Setup of JK:
==> flow/design.v <==
`timescale 1ns / 1ps
module mat_mul #
	(
        parameter integer DIM_LOG = 2,     
        parameter integer DIM = 2**DIM_LOG,
        parameter integer SIZE = DIM*DIM,
        parameter integer SIZE_LOG = 2*DIM_LOG,
        parameter integer DATA_WIDTH = 32
    )
    (
		input wire  s00_axi_aclk,
		input wire  s00_axi_aresetn,
		output wire  s00_axis_tready,
		input wire [DATA_WIDTH-1 : 0] s00_axis_tdata,
		input wire  s00_axis_tlast,
        input wire  s00_axis_tvalid,
		output wire  m00_axis_tvalid,
        output wire [DATA_WIDTH-1 : 0] m00_axis_tdata,
        output wire [(DATA_WIDTH/8)-1 : 0] m00_axis_tstrb,
        output wire  m00_axis_tlast,
        input wire  m00_axis_tready,
        input wire sel, 
        input wire start
    );
	reg busy;               
	reg item_done;          
	reg matrix_done;        
	reg start_transfer;     
	reg transfer;           
	reg last_transfer;      
	reg mac_enable;         
    reg [DATA_WIDTH-1 : 0] mem_A [0 : SIZE-1];  
    reg [DATA_WIDTH-1 : 0] mem_B [0 : SIZE-1];  
    reg [DATA_WIDTH-1 : 0] mem_R [0 : SIZE-1];  
    reg [DATA_WIDTH-1 : 0] mat_A;    
    reg [DATA_WIDTH-1 : 0] mat_B;    
    reg [DATA_WIDTH-1 : 0] mat_R;    
    reg [SIZE_LOG-1 : 0] addr_stream_in;     
    reg [SIZE_LOG-1 : 0] addr_stream_out;    
    wire [SIZE_LOG-1 : 0] addr_A;    
    wire [SIZE_LOG-1 : 0] addr_B;    
    reg [SIZE_LOG-1 : 0] addr_R;     
    reg [DIM_LOG-1 : 0] row_cnt;     
    reg [DIM_LOG-1 : 0] col_cnt;     
    reg [DIM_LOG-1 : 0] tmp_cnt;     
    wire [DATA_WIDTH-1 : 0] mad;     
    reg [DATA_WIDTH-1 : 0] mac;      
    assign s00_axis_tready = !busy  && s00_axis_tvalid ;  
    always @ (posedge s00_axi_aclk) begin
        if (!s00_axi_aresetn || s00_axis_tlast)
            addr_stream_in <= 0;
        else if (s00_axis_tready)  
            addr_stream_in <= addr_stream_in+1 ;  
    end
    always @ (posedge s00_axi_aclk) begin 
        if (s00_axis_tvalid && !sel && s00_axis_tready)  
            mem_A [addr_stream_in] <= s00_axis_tdata;
        if (busy)  
            mat_A <= mem_A [addr_A];
    end
    always @ (posedge s00_axi_aclk) begin
        if (s00_axis_tvalid && sel && s00_axis_tready)  
            mem_B [addr_stream_in] <= s00_axis_tdata;
        if (busy)  
            mat_B <= mem_B [addr_B];
    end
    assign m00_axis_tstrb = 4'hf;    
    assign m00_axis_tdata = mat_R;   
    assign m00_axis_tlast = last_transfer;   
    assign m00_axis_tvalid =  transfer; 
    always @ (posedge s00_axi_aclk) begin
        if (!s00_axi_aresetn || matrix_done)  
            addr_stream_out <= 0;
        else if ((m00_axis_tready && transfer  || start_transfer  ))  
            addr_stream_out <=   addr_stream_out + 1;  
    end
    always @ (posedge s00_axi_aclk) begin
        if (!s00_axi_aresetn)
            start_transfer <= 0;
        else
            start_transfer <= matrix_done; 
    end
    always @ (posedge s00_axi_aclk) begin
        if (!s00_axi_aresetn || (m00_axis_tlast && m00_axis_tvalid && m00_axis_tready))  
            transfer <= 0;
        else if (start_transfer)  
            transfer <= 1; 
    end
    always @ (posedge s00_axi_aclk) begin
        if (!s00_axi_aresetn)
            last_transfer <= 0;
        else if (m00_axis_tready && transfer || start_transfer)
            last_transfer <= (addr_stream_out == SIZE-1); 
    end
    always @ (posedge s00_axi_aclk) begin
        if (item_done)  
            mem_R [addr_R] <= mad ;  
        if (m00_axis_tready && transfer || start_transfer)  
            mat_R <= mem_R [addr_stream_out];
    end
    always @ (posedge s00_axi_aclk) begin
        if (!s00_axi_aresetn || matrix_done ) 
            busy <= 0;
        else if (start )  
            busy <= 1'b1;
    end
    always @ (posedge s00_axi_aclk) begin
        if (!s00_axi_aresetn)
            item_done <= 0;
        else
            item_done <= (tmp_cnt==DIM-1 && busy) ;  
    end
    always @ (posedge s00_axi_aclk) begin
        if (!s00_axi_aresetn)
            matrix_done <= 0;
        else
            matrix_done <= (row_cnt == DIM-1) && (col_cnt == DIM-1) && (tmp_cnt==DIM-1) ;  
    end
    always @ (posedge s00_axi_aclk) begin
        if (!s00_axi_aresetn || start || tmp_cnt == DIM)  
            tmp_cnt <= 0;
        else if (busy && !matrix_done)  
            tmp_cnt <= tmp_cnt + 1;
    end
    always @ (posedge s00_axi_aclk) begin
        if (!s00_axi_aresetn || start || col_cnt==DIM)  
            col_cnt <= 0;
        else if (busy && tmp_cnt==DIM-1)  
            col_cnt <= col_cnt + 1;
    end
    always @ (posedge s00_axi_aclk) begin
        if (!s00_axi_aresetn || start || row_cnt==DIM)  
            row_cnt <= 0;
        else if (busy && col_cnt == DIM-1 && tmp_cnt==DIM-1)  
            row_cnt <= row_cnt + 1;
    end
    assign addr_A = row_cnt * (DIM) + tmp_cnt;  
    assign addr_B = tmp_cnt * (DIM) + col_cnt;
    always @ (posedge s00_axi_aclk) begin
        if (!s00_axi_aresetn || start)
            addr_R <= 0;
        else if (busy && item_done)  
            addr_R <= addr_R + 1 ;  
    end
    assign mad = mat_A * mat_B + mac;
    always @ (posedge s00_axi_aclk) begin
       if (!s00_axi_aresetn || tmp_cnt==0 )  
           mac <= 0;
       else if (mac_enable)
           mac <= mad ;  
    end
    always @ (posedge s00_axi_aclk) begin
       if (!s00_axi_aresetn)
           mac_enable <= 0;
       else if (busy)
           mac_enable <= 1;  
    end
endmodule
clock: 10.0 ns
lec_check: 0
abc_area: 1
cap_margin: 5
cell_pad_in_sites_detail_placement: 1
cell_pad_in_sites_global_placement: 2
core_margin: 2
core_utilization: 26
cts_cluster_diameter: 105
cts_cluster_size: 23
gpl_timing_driven: 0
max_routing_layer: met4
min_routing_layer: met2
place_density: 0.6
setup_slack_margin: 2.56
slew_margin: 0
tns_end_percent: 35
run.sh (not shown) runs the stock make flow with config.mk's settings and CLKGATE_MAP_FILE=.
[inputs] MS vs JK
- MIN_ROUTING_LAYER no longer set, was met2
- CORE_UTILIZATION now 72, was 26
- CAP_MARGIN now 20, was 5
- PLACE_DENSITY no longer set, was 0.6
- GPL_TIMING_DRIVEN no longer set, was 0
- SETUP_SLACK_MARGIN now -0.44, was 2.56
- MAX_ROUTING_LAYER no longer set, was met4
- CELL_PAD_IN_SITES_GLOBAL_PLACEMENT no longer set, was 2
- ABC_AREA no longer set, was 1
- CELL_PAD_IN_SITES_DETAIL_PLACEMENT no longer set, was 1
- CTS_CLUSTER_SIZE now 43, was 23
- TNS_END_PERCENT no longer set, was 35
- SLEW_MARGIN now 20, was 0
- CTS_CLUSTER_DIAMETER no longer set, was 105
- the clock period (ns, I/O delays scaled along) now 6.41, was 10.0
### Flow results
- Completing all stages was not enough for MS: its layout failed the final checks because of setup timing.
- Changes observed in MS relative to JK: global-route usage rose 13 points, final setup TNS lost 173.16 ns, combined flip-flop and latch cell area held, chip area moved down, count of cells along the worst hold path fell by 1.
- Taking JK as the reference, in MS chip area in the Yosys report decreased about 3.7%, setup slack fell 3.38 ns, inserted tap cell count -about 65%, multi-input gate count decreased 1743.
- A worst setup path endpoint of mem_R[12][27]$_DFFE_PP_ is what JK shows, while mac[30]$_SDFFE_PP0P_ belongs to MS.
## Diff of input files: AL against MS
- CORE_UTILIZATION now 40, was 72
- SETUP_SLACK_MARGIN no longer set, was -0.44
- CTS_CLUSTER_SIZE no longer set, was 43
- PLACE_DENSITY now 0.6, previously not set
- the clock period (ns, I/O delays scaled along) now 6.12, was 6.41
### Flow results
STATUS run=AL STAGES=ALL_DONE FINAL_CHECKS=FAILED CAUSE=setup timing. Going from MS to AL, the final core utilization was found to have gone down by 36 points. Initial antenna violation count (AL over MS): decrease, 1. Relative to MS, largest incremental delay on the critical path decreased by 0.05 ns in AL. Relative to MS, met1 track utilization from global routing decreased by 28 points in AL.
What TR does differently from AL at the input level:
- PLACE_DENSITY: 0.6 -> unset
- CELL_PAD_IN_SITES_DETAIL_PLACEMENT: unset -> 0
- CTS_CLUSTER_SIZE: unset -> 47
- CELL_PAD_IN_SITES_GLOBAL_PLACEMENT: unset -> 0
- CORE_UTILIZATION: 40 -> 72
- MAX_ROUTING_LAYER: unset -> met5
- SETUP_SLACK_MARGIN: unset -> 1.49
- the clock period (ns, I/O delays scaled along): 6.12 -> 5.14
==> comparison <==
Ran to the end and failed final checks on setup timing: TR.
Register area essentially unchanged between AL and TR.
Worst-case hold slack: TR higher than AL
Cell area reported after detailed placement (TR over AL): decrease, 0.90%
Of AL and TR, TR shows the lower area of the die, with AL above it.
Relative to TR, the following input files were edited for PW:
- MAX_ROUTING_LAYER no longer set, was met5
- CELL_PAD_IN_SITES_GLOBAL_PLACEMENT no longer set, was 0
- CELL_PAD_IN_SITES_DETAIL_PLACEMENT no longer set, was 0
- SETUP_SLACK_MARGIN no longer set, was 1.49
- CTS_CLUSTER_SIZE no longer set, was 47
- PLACE_DENSITY now 0.6, previously not set
- CORE_UTILIZATION now 24, was 72
- the clock period (ns, I/O delays scaled along) now 9.07, was 5.14
## What came out
TR finished every stage; the final checks, however, were not passed, the failures being setup timing. PW completed end to end with timing, DRC and antenna clean. Changes observed in PW relative to TR: post-layout period usage of the worst path now sits lower; met2 layer usage reported by global route moved down. TR reports its startpoint of the most critical setup path as mat_A[8]$_DFFE_PP_ while PW reports mat_A[11]$_DFFE_PP_. From TR to PW, port buffer count did not move at all. Against TR, wire length after detailed routing in PW fell by more than 10%.


// mat_mul: RTL as listed in full above, without the edits since
==> flow/config.mk <==
export PLATFORM = sky130hd
export DESIGN_NAME = mat_mul
export DESIGN_NICKNAME = mat_mul
export VERILOG_FILES = /design/flow/design.v
export SDC_FILE = /design/flow/constraint.sdc
export NUM_CORES = 4
export LEC_CHECK = 0
export ABC_AREA = 1
export CAP_MARGIN = 20
export CORE_MARGIN = 2
export CORE_UTILIZATION = 72
export CTS_CLUSTER_DIAMETER = 396
export CTS_CLUSTER_SIZE = 23
export PLACE_DENSITY_LB_ADDON = 0.06
export SETUP_SLACK_MARGIN = 1.46
export SLEW_MARGIN = 20
==> flow/constraint.sdc <==
create_clock -name core_clock -period 5.04 [get_ports {s00_axi_aclk}]
set_input_delay 1.0080 -clock core_clock [delete_from_list [all_inputs] [get_ports {s00_axi_aclk}]]
set_output_delay 1.0080 -clock core_clock [all_outputs]
set_load 0.01 [all_outputs]
The starting point finished with setup timing left.
Then changed:
- ABC_AREA: 1 -> 0
- CAP_MARGIN: 20 -> 0
- CELL_PAD_IN_SITES_DETAIL_PLACEMENT: unset -> 0
- CELL_PAD_IN_SITES_GLOBAL_PLACEMENT: unset -> 0
- CTS_CLUSTER_DIAMETER: 396 -> unset
- CTS_CLUSTER_SIZE: 23 -> 31
- MAX_ROUTING_LAYER: unset -> met5
- PLACE_DENSITY: unset -> 0.41
- PLACE_DENSITY_LB_ADDON: 0.06 -> unset
- SETUP_SLACK_MARGIN: 1.46 -> 0.54
Effect: The new run finished but failed the layout checks on setup timing; setup slack got worse by 0.64 ns; via count decreases by about 16%.
Then changed:
- ABC_AREA: 0 -> unset
- CAP_MARGIN: 0 -> 20
- CELL_PAD_IN_SITES_DETAIL_PLACEMENT: 0 -> unset
- CELL_PAD_IN_SITES_GLOBAL_PLACEMENT: 0 -> unset
- CTS_CLUSTER_SIZE: 31 -> 23
- MAX_ROUTING_LAYER: met5 -> unset
- PLACE_DENSITY: 0.41 -> unset
- SETUP_SLACK_MARGIN: 0.54 -> unset
- clock period: 5.04 -> 6.95 ns (I/O delays scaled with it)
Result: The new run completed and failed the layout checks on setup timing; via count fell by 1.6%; sequential share of layout area rose by 0.38 points; die area does not change; final cell count fell by 0.67%; worst hold slack improves by 0.019 ns; worst setup slack improves by 1.8 ns; maximum frequency fell by 1.7%; routed wire length fell by about 4%.
Then changed:
- ABC_AREA: unset -> 1
- CAP_MARGIN: 20 -> 0
- CTS_CLUSTER_DIAMETER: unset -> 400
- CTS_CLUSTER_SIZE: 23 -> 10
- HOLD_SLACK_MARGIN: unset -> 0.29
- PLACE_DENSITY: unset -> 0.39
- TNS_END_PERCENT: unset -> 20
- clock period: 6.95 -> 5.2 ns (I/O delays scaled with it)
Effect:
- The new run produced a layout that fails on setup timing
- critical path depth came out higher by 5
- via count came out higher by 21%
- design area came out higher by about 4%
- utilization came out lower by 0.52 points
- die size came out higher by 3.8%
- final cell count came out higher by 35%
Then changed:
- ABC_AREA: 1 -> unset
- CAP_MARGIN: 0 -> 20
- CORE_UTILIZATION: 72 -> 69
- CTS_CLUSTER_DIAMETER: 400 -> unset
- CTS_CLUSTER_SIZE: 10 -> 40
- HOLD_SLACK_MARGIN: 0.29 -> unset
- PLACE_DENSITY: 0.39 -> 0.6
- TNS_END_PERCENT: 20 -> unset
- clock period: 5.2 -> 6.5 ns (I/O delays scaled with it)
Effect: The new run finished but fails on setup timing; die area came out higher by 0.51%; non-clock buffer count decreases by 46; global-route usage rises by 0.61 points; via count goes down by 22%; final cell count goes down by about 25%.
Then changed:
- ABC_AREA: unset -> 1
- CORE_UTILIZATION: 69 -> 72
- CTS_CLUSTER_SIZE: 40 -> 23
- PLACE_DENSITY: 0.6 -> unset
- PLACE_DENSITY_LB_ADDON: unset -> 0.06
- clock period: 6.5 -> 5.04 ns (I/O delays scaled with it)
=> The new run finished but failed the layout checks on setup timing; setup slack gets worse by 1.0 ns; final cell count went up by a quarter to a third; cell area went up by a few percent; count of clock-buffer cells in the layout went down by 7.
